## DotProduct
module DotProduct(  
  input         clock,  
  input  [7:0]  io_a_0,
  input  [7:0]  io_a_1,
  input  [7:0]  io_a_2,
  input  [7:0]  io_a_3,
  input  [7:0]  io_a_4,
  input  [7:0]  io_a_5,
  input  [7:0]  io_a_6,
  input  [7:0]  io_a_7,
  input  [7:0]  io_a_8,
  input  [7:0]  io_a_9,
  input  [7:0]  io_a_10,
  input  [7:0]  io_a_11,
  input  [7:0]  io_a_12,
  input  [7:0]  io_a_13,
  input  [7:0]  io_a_14,
  input  [7:0]  io_a_15,
  input  [7:0]  io_b_0,  
  input  [7:0]  io_b_1,  
  input  [7:0]  io_b_2,  
  input  [7:0]  io_b_3,  
  input  [7:0]  io_b_4,  
  input  [7:0]  io_b_5,  
  input  [7:0]  io_b_6,  
  input  [7:0]  io_b_7,  
  input  [7:0]  io_b_8,  
  input  [7:0]  io_b_9,  
  input  [7:0]  io_b_10,  
  input  [7:0]  io_b_11,  
  input  [7:0]  io_b_12,  
  input  [7:0]  io_b_13,  
  input  [7:0]  io_b_14,  
  input  [7:0]  io_b_15,  
  output [20:0] io_y  
);
  wire  m_0_clock;  
  wire [7:0] m_0_io_a;  
  wire [7:0] m_0_io_b;  
  wire [15:0] m_0_io_c;  
  wire [16:0] m_0_io_y;  
  wire  m_1_clock;  
  wire [7:0] m_1_io_a;  
  wire [7:0] m_1_io_b;  
  wire [15:0] m_1_io_c;  
  wire [16:0] m_1_io_y;  
  wire  m_2_clock;  
  wire [7:0] m_2_io_a;  
  wire [7:0] m_2_io_b;  
  wire [15:0] m_2_io_c;  
  wire [16:0] m_2_io_y;  
  wire  m_3_clock;  
  wire [7:0] m_3_io_a;  
  wire [7:0] m_3_io_b;  
  wire [15:0] m_3_io_c;  
  wire [16:0] m_3_io_y;  
  wire  m_4_clock;  
  wire [7:0] m_4_io_a;  
  wire [7:0] m_4_io_b;  
  wire [15:0] m_4_io_c;  
  wire [16:0] m_4_io_y;  
  wire  m_5_clock;  
  wire [7:0] m_5_io_a;  
  wire [7:0] m_5_io_b;  
  wire [15:0] m_5_io_c;  
  wire [16:0] m_5_io_y;  
  wire  m_6_clock;  
  wire [7:0] m_6_io_a;  
  wire [7:0] m_6_io_b;  
  wire [15:0] m_6_io_c;  
  wire [16:0] m_6_io_y;  
  wire  m_7_clock;  
  wire [7:0] m_7_io_a;  
  wire [7:0] m_7_io_b;  
  wire [15:0] m_7_io_c;  
  wire [16:0] m_7_io_y;  
  wire  m_8_clock;  
  wire [7:0] m_8_io_a;  
  wire [7:0] m_8_io_b;  
  wire [15:0] m_8_io_c;  
  wire [16:0] m_8_io_y;  
  wire  m_9_clock;  
  wire [7:0] m_9_io_a;  
  wire [7:0] m_9_io_b;  
  wire [15:0] m_9_io_c;  
  wire [16:0] m_9_io_y;  
  wire  m_10_clock;  
  wire [7:0] m_10_io_a;  
  wire [7:0] m_10_io_b;  
  wire [15:0] m_10_io_c;  
  ...
Settings: LEC_CHECK=0, ABC_AREA=1, CAP_MARGIN=20, CORE_ASPECT_RATIO=0.5, CORE_MARGIN=2, CORE_UTILIZATION=72, CTS_CLUSTER_DIAMETER=261, CTS_CLUSTER_SIZE=99, SLEW_MARGIN=20, TNS_END_PERCENT=5; clock period 1.25 ns.
run.sh (not shown) runs the stock make flow with config.mk's settings and CLKGATE_MAP_FILE=.
The baseline did not get past global routing (5_1_grt) with GRT-0232.
==> next run, changes <==
Settings changed: ABC_AREA 1 to not set, CORE_ASPECT_RATIO 0.5 to not set, CORE_UTILIZATION 72 to 40, CTS_CLUSTER_DIAMETER 261 to not set, CTS_CLUSTER_SIZE 99 to not set, TNS_END_PERCENT 5 to not set.
Clock period 1.25 ns to 4.77 ns, I/O delays scaled along.
Now the flow produced a clean layout.
Synthesized area fell by about 9%.
Synthesized cell count decreases by about 30%.
Die area went up by about 60%.

---

DotProduct again, from the RTL that the note above started with.
Design DotProduct, start of the top module:
module DotProduct(  
  input         clock,  
  input  [7:0]  io_a_0,
  input  [7:0]  io_a_1,
  input  [7:0]  io_a_2,
  input  [7:0]  io_a_3,
  input  [7:0]  io_a_4,
  input  [7:0]  io_a_5,
  input  [7:0]  io_a_6,
  input  [7:0]  io_a_7,
  input  [7:0]  io_a_8,
  input  [7:0]  io_a_9,
  input  [7:0]  io_a_10,
  input  [7:0]  io_a_11,
  input  [7:0]  io_a_12,
  input  [7:0]  io_a_13,
  input  [7:0]  io_a_14,
  input  [7:0]  io_a_15,
  input  [7:0]  io_b_0,  
  input  [7:0]  io_b_1,  
  input  [7:0]  io_b_2,  
  input  [7:0]  io_b_3,  
  input  [7:0]  io_b_4,  
  input  [7:0]  io_b_5,  
  input  [7:0]  io_b_6,  
  input  [7:0]  io_b_7,  
  input  [7:0]  io_b_8,  
  input  [7:0]  io_b_9,  
  input  [7:0]  io_b_10,  
  input  [7:0]  io_b_11,  
  input  [7:0]  io_b_12,  
  input  [7:0]  io_b_13,  
  input  [7:0]  io_b_14,  
  input  [7:0]  io_b_15,  
  output [20:0] io_y  
);
clock: 3.21 ns
lec_check: 0
cap_margin: 20
core_margin: 2
core_utilization: 71
setup_slack_margin: -0.26
slew_margin: 20
The baseline finished but failed the layout checks on setup timing.
Then changed:
--- a/flow/config.mk
+++ b/flow/config.mk
@@ -7,6 +7,5 @@
 export LEC_CHECK = 0
-export CAP_MARGIN = 20
+export CAP_MARGIN = 15
 export CORE_MARGIN = 2
-export CORE_UTILIZATION = 71
-export SETUP_SLACK_MARGIN = -0.26
+export CORE_UTILIZATION = 72
 export SLEW_MARGIN = 20
==> flow/constraint.sdc (replaced) <==
create_clock -name core_clock -period 2.75 [get_ports {clock}]
set_input_delay 0.5500 -clock core_clock [delete_from_list [all_inputs] [get_ports {clock}]]
set_output_delay 0.5500 -clock core_clock [all_outputs]
set_load 0.01 [all_outputs]
=>
- With this change the flow failed in global routing, error GRT-0232
- synthesized area does not change
- synthesized cell count is unchanged
- die size decreases by 1.4%

---

Starting RTL as in the previous note.
==> flow/config.mk <==
export PLATFORM = sky130hd
export DESIGN_NAME = DotProduct
export DESIGN_NICKNAME = DotProduct
export VERILOG_FILES = /design/flow/design.v
export SDC_FILE = /design/flow/constraint.sdc
export NUM_CORES = 4
export LEC_CHECK = 0
export ABC_AREA = 1
export CAP_MARGIN = 20
export CELL_PAD_IN_SITES_GLOBAL_PLACEMENT = 3
export CORE_MARGIN = 3
export CORE_UTILIZATION = 40
export CTS_CLUSTER_DIAMETER = 54
export GPL_TIMING_DRIVEN = 0
export MIN_ROUTING_LAYER = met2
export PLACE_DENSITY_LB_ADDON = 0.04
export SLEW_MARGIN = 0
==> flow/constraint.sdc <==
create_clock -name core_clock -period 4.94 [get_ports {clock}]
set_input_delay 0.9880 -clock core_clock [delete_from_list [all_inputs] [get_ports {clock}]]
set_output_delay 0.9880 -clock core_clock [all_outputs]
set_load 0.01 [all_outputs]
Change:
Settings changed: ABC_AREA 1 to not set, CELL_PAD_IN_SITES_GLOBAL_PLACEMENT 3 to not set, CORE_MARGIN 3 to 10, CTS_CLUSTER_DIAMETER 54 to not set, GPL_TIMING_DRIVEN 0 to not set, MIN_ROUTING_LAYER met2 to met1, PLACE_DENSITY_LB_ADDON 0.04 to not set, SLEW_MARGIN 0 to 40, TNS_END_PERCENT set to 95.
Clock period 4.94 ns to 5.0 ns, I/O delays scaled along.
Effect:
- The new run went through all stages and came out clean
- setup slack loses 59 ps
- count of clock-buffer cells in the layout fell by 18
- power fell by roughly a tenth
- utilization fell by 0.18 points
- routed wire length fell by about a fifth
Change:
Settings changed: CORE_MARGIN 10 to 2, CORE_UTILIZATION 40 to 8, MIN_ROUTING_LAYER met1 to not set, SLEW_MARGIN 40 to 20, TNS_END_PERCENT 95 to not set.
Clock period 5.0 ns to 5.84 ns, I/O delays scaled along.
Utilization fell by 35 points.
Final cell count goes up by 92%.
First-iteration DRC count rose by 7.9%.
Change:
Settings changed: CORE_UTILIZATION 8 to 72, HOLD_SLACK_MARGIN set to -0.09, MAX_ROUTING_LAYER set to met4.
Clock period 5.84 ns to 4.08 ns, I/O delays scaled along.
=> With this change the flow finished but failed the layout checks on negative setup slack; wire length shrinks by about 5%; flip-flop count does not change; power grows by about 60%; cell area shrinks by 4.6%; first-iteration DRC count grows by 110%; clock skew shrinks by 46 ps.
Change:
Settings changed: CAP_MARGIN 20 to 30, CTS_CLUSTER_DIAMETER set to 270, HOLD_SLACK_MARGIN -0.09 to not set.
Clock period 4.08 ns to 4.11 ns, I/O delays scaled along.
Effect: The new run produced a layout that fails on negative setup slack; cell count stays flat; utilization drops by 0.48 points; sequential power stays flat; sequential cell count is unchanged.

---

Starting RTL as in the previous note.
make LEC_CHECK=0 CAP_MARGIN=30 CORE_MARGIN=2 CORE_UTILIZATION=72 GPL_TIMING_DRIVEN=1 MAX_ROUTING_LAYER=met4 SLEW_MARGIN=10 finish   # period 3.77 ns
The starting point ran to the end with violations: negative setup slack.
Edit:
- CTS_CLUSTER_DIAMETER: unset -> 29
- GPL_TIMING_DRIVEN: 1 -> unset
- SLEW_MARGIN: 10 -> 20
- clock period: 3.77 -> 3.79 ns (I/O delays scaled with it)
=> The changed run aborted during global routing. Die area does not change. Area after synthesis does not change. Synthesized cell count is unchanged.
Edit:
- CAP_MARGIN: 30 -> 10
- HOLD_SLACK_MARGIN: unset -> -0.09
- SETUP_SLACK_MARGIN: unset -> 1.19
- clock period: 3.79 -> 4.08 ns (I/O delays scaled with it)
What happened: This time the run ran to the end with violations: negative setup slack; synthesized cell count does not change; synthesized area does not change; die area does not change.

---

== lane 1 ==
Starting RTL as in the previous note.
Design DotProduct, start of the top module:
module DotProduct(  
  input         clock,  
  input  [7:0]  io_a_0,
  input  [7:0]  io_a_1,
  input  [7:0]  io_a_2,
  input  [7:0]  io_a_3,
  input  [7:0]  io_a_4,
  input  [7:0]  io_a_5,
  input  [7:0]  io_a_6,
  input  [7:0]  io_a_7,
  input  [7:0]  io_a_8,
  input  [7:0]  io_a_9,
  input  [7:0]  io_a_10,
  input  [7:0]  io_a_11,
  input  [7:0]  io_a_12,
  input  [7:0]  io_a_13,
  input  [7:0]  io_a_14,
  input  [7:0]  io_a_15,
  input  [7:0]  io_b_0,  
  input  [7:0]  io_b_1,  
  input  [7:0]  io_b_2,  
  input  [7:0]  io_b_3,  
  input  [7:0]  io_b_4,  
  input  [7:0]  io_b_5,  
  input  [7:0]  io_b_6,  
  input  [7:0]  io_b_7,  
  input  [7:0]  io_b_8,  
  input  [7:0]  io_b_9,  
  input  [7:0]  io_b_10,  
  input  [7:0]  io_b_11,  
  input  [7:0]  io_b_12,  
  input  [7:0]  io_b_13,  
  input  [7:0]  io_b_14,  
  input  [7:0]  io_b_15,  
  output [20:0] io_y  
);
  wire  m_0_clock;  
  wire [7:0] m_0_io_a;  
  wire [7:0] m_0_io_b;  
  wire [15:0] m_0_io_c;  
  wire [16:0] m_0_io_y;  
  wire  m_1_clock;  
  wire [7:0] m_1_io_a;  
  wire [7:0] m_1_io_b;  
  wire [15:0] m_1_io_c;  
  wire [16:0] m_1_io_y;  
  wire  m_2_clock;  
  wire [7:0] m_2_io_a;  
  wire [7:0] m_2_io_b;  
  wire [15:0] m_2_io_c;  
  wire [16:0] m_2_io_y;  
  wire  m_3_clock;  
  wire [7:0] m_3_io_a;  
  wire [7:0] m_3_io_b;  
  wire [15:0] m_3_io_c;  
  wire [16:0] m_3_io_y;  
  wire  m_4_clock;  
  wire [7:0] m_4_io_a;  
  wire [7:0] m_4_io_b;  
  wire [15:0] m_4_io_c;  
  wire [16:0] m_4_io_y;  
  wire  m_5_clock;  
  wire [7:0] m_5_io_a;  
  wire [7:0] m_5_io_b;  
  wire [15:0] m_5_io_c;  
  wire [16:0] m_5_io_y;  
  wire  m_6_clock;  
  wire [7:0] m_6_io_a;  
  wire [7:0] m_6_io_b;  
  wire [15:0] m_6_io_c;  
  wire [16:0] m_6_io_y;  
  wire  m_7_clock;  
  wire [7:0] m_7_io_a;  
  wire [7:0] m_7_io_b;  
  wire [15:0] m_7_io_c;  
  ...
Settings: LEC_CHECK=0, CAP_MARGIN=30, CORE_MARGIN=2, CORE_UTILIZATION=72, CTS_CLUSTER_DIAMETER=30, HOLD_SLACK_MARGIN=0.06, MAX_ROUTING_LAYER=met4, SLEW_MARGIN=20; clock period 3.79 ns.
Stage in which a tool error killed lane 1: global routing.
diff inputs: lane 1 => lane 2
- removing HOLD_SLACK_MARGIN (formerly 0.06)
- changing CTS_CLUSTER_DIAMETER from 30 to 381
- Compared with lane 1, in lane 2 number of buffers added by the clock tree synthesis step shrank by 48%, count of instantiated cells in the yosys netlist saw little to no change, detailed placer's ending HPWL held, area of the die ~0 delta, tally of unique sky130hd cells used after synthesis stayed essentially flat.
- Post-CTS setup repair buffer count of lane 2 falls short of that of lane 1 by more than 10%.
- Lane 2 finished every stage; the final checks, however, were not passed, the failures being setup timing.
- Of lane 2 and lane 1, the run reporting the lower post-cts gate resize count was lane 2.
Inputs modified between lane 2 and lane 3:
- SETUP_SLACK_MARGIN newly set to 1.19
- CTS_CLUSTER_DIAMETER changed from 381 to 29
- the clock period (ns, I/O delays scaled along) changed from 3.79 to 4.11
### Flow results
Diff lane 3..lane 2 | global router's overall resource usage | negligible
Between lane 2 and lane 3, the flow reports non-clock buffer count decreasing by more than half.
The higher post-route non-filler standard cell count came out of lane 2.
From the logs: lane 3 reached the end of the flow and failed the layout checks with setup timing.
Compared with lane 2, in lane 3 logic depth of the worst path, buffers included fell by 2; transition at the pin with the smallest max-transition slack went up; met3 usage lower; met1 layer wirelength in the final routing now smaller; static power due to leakage -2.9%.
Compared with lane 2, lane 3 is more frugal on power.
The inputs of lane 4 differ from those of lane 3 as listed below.
- removing SETUP_SLACK_MARGIN (formerly 1.19)
- changing CTS_CLUSTER_DIAMETER from 29 to 270
- changing the clock period (ns, I/O delays scaled along) from 4.11 to 3.72
### Flow results
Lane 4 finished every stage; the final checks, however, were not passed, the failures being setup timing.
Lane 4 -> lane 3: number of standard-cell rows in the floorplan delta 0, exact match
When lane 4 is set beside lane 3, its pin slew with the least headroom to its limit turns out to be 0.66 ns larger.
Changes observed in lane 4 relative to lane 3: critical path depth went up by 2, number of fill cells went down by 588, length of the first detailed-routing pass in iterations went up by 3, clock tree cell share of total cell area went down by 3.3 points, number of cell instances on the worst register-to-register path went up by 2.
Worst-path cell with the longest stage delay: fa_1 -> lane 3, a2111oi_1 -> lane 4
Taking lane 3 as the reference point, the total power of lane 4 rises by 13%.
Against lane 3, final cell area excluding filler cells in lane 4 came out worse.
#### Input delta (lane 5 over lane 4)
- CTS_CLUSTER_DIAMETER now 361, was 270
- the clock period (ns, I/O delays scaled along) now 3.79, was 3.72
## What came out
- Delta(core utilization, lane 5 - lane 4) < 0
- No crash in lane 5: every stage finished, but the layout fails its final checks due to setup timing.
- The global-route usage in lane 5 sits 3.1 points below the value recorded for lane 4.
- Lane 4 → lane 5: critical path depth essentially unchanged; synthesized chip area reported by yosys essentially unchanged; power consumption decreased about 7%.

---

tundra:
DotProduct again, from the RTL that the note above started with.
Settings: LEC_CHECK=0, ABC_AREA=1, CAP_MARGIN=20, CORE_ASPECT_RATIO=0.5, CORE_MARGIN=2, CORE_UTILIZATION=72, CTS_CLUSTER_DIAMETER=261, CTS_CLUSTER_SIZE=99, HOLD_SLACK_MARGIN=0.29, PLACE_DENSITY=0.39, SLEW_MARGIN=20, TNS_END_PERCENT=5; clock period 1.25 ns.
tundra never completed, since it errored out during 5_1_grt.
Changes in cedar relative to tundra:
- clearing TNS_END_PERCENT, which used to be 5
- swapping 72 for 65 in CORE_UTILIZATION
- clearing HOLD_SLACK_MARGIN, which used to be 0.29
- clearing CORE_ASPECT_RATIO, which used to be 0.5
- clearing PLACE_DENSITY, which used to be 0.39
- clearing CTS_CLUSTER_DIAMETER, which used to be 261
- clearing CTS_CLUSTER_SIZE, which used to be 99
- swapping 1.25 for 1.34 in the clock period (ns, I/O delays scaled along)
## What came out
Of tundra and cedar, only tundra never reached the final stage. In cedar the implementation completed, yet the final layout does not meet the checks, the culprit being setup timing. Taking tundra as 1.0, cedar lands at 0.57 on number of buffers added to fix hold violations after cts. Compared with tundra, cedar shows post-CTS setup buffer count higher by 73. Compared cedar vs tundra, and number of buffers created by CTS is up in cedar. cedar ends up with lower starting density of the core than tundra does. From tundra to cedar the numbers moved as follows: post-cts sizing count went up about 80%; share of flip-flops with an asynchronous set or reset after synthesis held. Summary of cedar over tundra: die area up about 10%, placeable core region saw an increase, vertical die dimension went up.
Edits applied to the flow inputs when going from cedar to quartz:
- CORE_UTILIZATION changed from 65 to 40
- ABC_AREA removed (was 1)
- the clock period (ns, I/O delays scaled along) changed from 1.34 to 5.0
==> comparison <==
quartz completed; timing, DRC and antenna clean. Changes observed in quartz relative to cedar: detailed-route wire length down 50%, count of fill cells added during filler insertion +10700, number of setup buffers added after CTS went down.
diff inputs: quartz => willow
- setting ABC_AREA to 0 for the first time
- setting CORE_ASPECT_RATIO to 1.05 for the first time
- changing CAP_MARGIN from 20 to 30
- setting CTS_CLUSTER_SIZE to 16 for the first time
- changing SLEW_MARGIN from 20 to 40
- setting MIN_ROUTING_LAYER to met2 for the first time
- changing CORE_UTILIZATION from 40 to 60
- setting MAX_ROUTING_LAYER to met4 for the first time
- setting GPL_TIMING_DRIVEN to 0 for the first time
- setting TNS_END_PERCENT to 40 for the first time
- changing CORE_MARGIN from 2 to 5
- setting PLACE_DENSITY to 0.76 for the first time
==> results <==
Taking quartz as the reference point, the clock power of willow falls by about 2%.
Re setup slack: quartz was higher than willow.
Of willow and quartz, the lower layout-stage area growth over the synthesis result belongs to willow.
No activity file was given, so power comes from the tool's default toggle rates.
